Setup of job 5289:
Design sort_pipe, start of the top module:
module sort_pipe #(
parameter DATA_WIDTH='d8
)(
input 				          clk,
input 				          rst_n,
input 					      client_val,
input [(8*DATA_WIDTH)-1:0]    client_data,
output reg                    client_rdy,
input 				          sort_rdy,
output reg                    sort_val,
output reg [8*DATA_WIDTH-1:0]   sort_data
);
Size in the first run: roughly 520 flip-flops, roughly 28000 um^2 of cells after synthesis.
make LEC_CHECK=0 CAP_MARGIN=20 CELL_PAD_IN_SITES_DETAIL_PLACEMENT=0 CELL_PAD_IN_SITES_GLOBAL_PLACEMENT=3 CORE_ASPECT_RATIO=1.28 CORE_MARGIN=2 CORE_UTILIZATION=64 CTS_CLUSTER_DIAMETER=358 CTS_CLUSTER_SIZE=32 GPL_ROUTABILITY_DRIVEN=1 MAX_ROUTING_LAYER=met5 MIN_ROUTING_LAYER=met1 PLACE_DENSITY_LB_ADDON=0.03 SETUP_SLACK_MARGIN=0.42 SLEW_MARGIN=20 finish   # period 1.47 ns
run.sh (not shown) runs the stock make flow with config.mk's settings and CLKGATE_MAP_FILE=.
Job 5289 did not finish: a tool error stopped it during 3_1_place_gp_skip_io.
--- input diff job 5289..job 2367 ---
Settings: removing CTS_CLUSTER_SIZE (formerly 32); removing CTS_CLUSTER_DIAMETER (formerly 358); removing MIN_ROUTING_LAYER (formerly met1); removing PLACE_DENSITY_LB_ADDON (formerly 0.03); changing CORE_UTILIZATION from 64 to 40; removing CELL_PAD_IN_SITES_GLOBAL_PLACEMENT (formerly 3); removing SETUP_SLACK_MARGIN (formerly 0.42); removing CORE_ASPECT_RATIO (formerly 1.28); setting PLACE_DENSITY to 0.6 for the first time; removing MAX_ROUTING_LAYER (formerly met5); removing GPL_ROUTABILITY_DRIVEN (formerly 1); removing CELL_PAD_IN_SITES_DETAIL_PLACEMENT (formerly 0); changing the clock period (ns, I/O delays scaled along) from 1.47 to 2.5.
[summary]
Job 2367 has completed all stages; timing, DRC and antenna checks passed. Comparing job 2367 against job 5289, there is no change at all in area share of and-or/or-and cells after synthesis. The lower vertical extent of the die of job 5289 and job 2367 is in job 5289. Job 2367 -> job 5289: fraction of registers with async set or reset after synthesis delta 0, exact match. Job 5289 → job 2367: number of rows in the core area now larger; horizontal die dimension now sits higher; post-synth net total now sits at about the same level. Area of the core for job 2367: 60% up relative to job 5289. Die area | job 2367 > job 5289.
### job 2367 -> job 5557
Settings: an added SETUP_SLACK_MARGIN of -0.19; a change of PLACE_DENSITY from 0.6 to 0.78; an added CTS_CLUSTER_DIAMETER of 356; an added CTS_CLUSTER_SIZE of 30; an added ABC_AREA of 1; an added HOLD_SLACK_MARGIN of 0.29; a change of CORE_UTILIZATION from 40 to 72; a change of the clock period (ns, I/O delays scaled along) from 2.5 to 1.82.
Summary of job 5557 and job 2367: one run falls short of a clean finish, namely job 5557.
Although it ran to completion, job 5557 produced a layout that fails the final checks because of setup timing.
End point of the critical path: client_rdy -> job 2367, sort_data[6] -> job 5557
Measured against each other, job 5557 and job 2367 differ in non-clock inverter total of the final layout, the higher figure coming from job 5557.
Per the comparison of job 5557 with job 2367, number of multi-input combinational cells in the layout increased 5.5%; post-synthesis to final-layout area growth saw a decrease; critical path required time went down; count of placed standard cells in the final layout, fillers left out now sits lower; combined area of all synthesized cells dropped 580 um^2.
In job 5557, the total global routing track utilization came out 14 points above the value in job 2367.
Compared with job 2367, job 5557 shows a higher count of instantiated cells in the yosys netlist.


## run 1
Starting RTL as in the previous note.
make LEC_CHECK=0 ABC_AREA=1 CAP_MARGIN=25 CELL_PAD_IN_SITES_DETAIL_PLACEMENT=2 CORE_MARGIN=2 CORE_UTILIZATION=40 CTS_CLUSTER_DIAMETER=301 GPL_ROUTABILITY_DRIVEN=0 GPL_TIMING_DRIVEN=0 MAX_ROUTING_LAYER=met4 SLEW_MARGIN=20 TNS_END_PERCENT=70 finish   # period 3.0 ns
The flow for run 1 finished, though final verification flagged setup timing.
--- input diff run 1..run 2 ---
- CELL_PAD_IN_SITES_DETAIL_PLACEMENT no longer set, was 2
- CTS_CLUSTER_DIAMETER no longer set, was 301
- PLACE_DENSITY now 0.6, previously not set
- CELL_PAD_IN_SITES_GLOBAL_PLACEMENT now 3, previously not set
- SETUP_SLACK_MARGIN now 0.19, previously not set
- CORE_MARGIN now 3, was 2
- ABC_AREA no longer set, was 1
- TNS_END_PERCENT no longer set, was 70
- GPL_ROUTABILITY_DRIVEN no longer set, was 0
- GPL_TIMING_DRIVEN no longer set, was 0
- CAP_MARGIN now 20, was 25
- MIN_ROUTING_LAYER now met2, previously not set
Notes after the runs:
Non-clock buffer count | run 2 below run 1. Relative to run 1, the total via count after detailed routing of run 2 is higher by 3929. Run 2 against run 1; maximum achievable frequency is up by more than a quarter. On post-synthesis share of cell area spent on full adders, half adders and majority gates, run 1 and run 2 are basically level. Routed wire length delta for run 2 relative to run 1: about 47% lower. Re reg-to-reg setup timing slack: run 2 is 1.00 ns up on run 1. Delta (run 2 minus run 1): worst-case hold slack rose by 0.0050 ns, final standard cell count with taps included and fillers excluded fell by 510. Run 1 -> stages 100% | layout checks FAIL | setup timing. Run 2: PASS, flow complete, no timing, DRC or antenna violations.
Here is what was changed in the inputs of run 3 compared with run 2.
- SETUP_SLACK_MARGIN removed (was 0.19)
- PLACE_DENSITY changed from 0.6 to 0.39
- TNS_END_PERCENT newly set to 10
- CORE_UTILIZATION changed from 40 to 72
- CTS_CLUSTER_DIAMETER newly set to 400
- MAX_ROUTING_LAYER removed (was met4)
- MIN_ROUTING_LAYER removed (was met2)
- CELL_PAD_IN_SITES_GLOBAL_PLACEMENT removed (was 3)
- CORE_MARGIN changed from 3 to 2
- CTS_CLUSTER_SIZE newly set to 95
- the clock period (ns, I/O delays scaled along) changed from 3.0 to 1.76
--- outcome ---
- Run 2 closes out successfully: all stages finished, all timing, DRC and antenna checks passed.
- Run 3 terminated abnormally: global routing (5_1_grt) reported GRT-0232.
- Comparing run 3 with run 2, the net count after synthesis came out essentially unchanged.
- Re cell area after placement: run 2 and run 3 aren't equal, and the lower value belongs to run 2.
- Diff run 2 -> run 3: number of gates given a new drive strength after cts went up by 290; number of rows created at floorplan went down by 25%; area of the chip went down by about 45%.
Relative to run 3, the following input files were edited for run 4:
- a deleted CTS_CLUSTER_DIAMETER that had been 400
- a deleted CTS_CLUSTER_SIZE that had been 95
- an added SETUP_SLACK_MARGIN of 0.6
- a deleted TNS_END_PERCENT that had been 10
- an added PLACE_DENSITY_LB_ADDON of 0.26
- a deleted PLACE_DENSITY that had been 0.39
- a change of the clock period (ns, I/O delays scaled along) from 1.76 to 2.03
Notes after the runs:
- Status: run 4 FAILED at clock tree synthesis (4_1_cts) (tool error)
- Run status, run 3: aborted in global routing (5_1_grt), error GRT-0232
- From run 4 to run 3, post-synthesis sequential area ratio did not move at all.
- Run 4 against run 3: number of port buffers has remained practically unchanged; placed standard-cell area fell by about 1.8%; placed wire-length estimate after detailed placement went down.
- Post-placement cell count ends up lower on run 4.
- There was hardly any difference in synthesized area between run 3 and run 4.
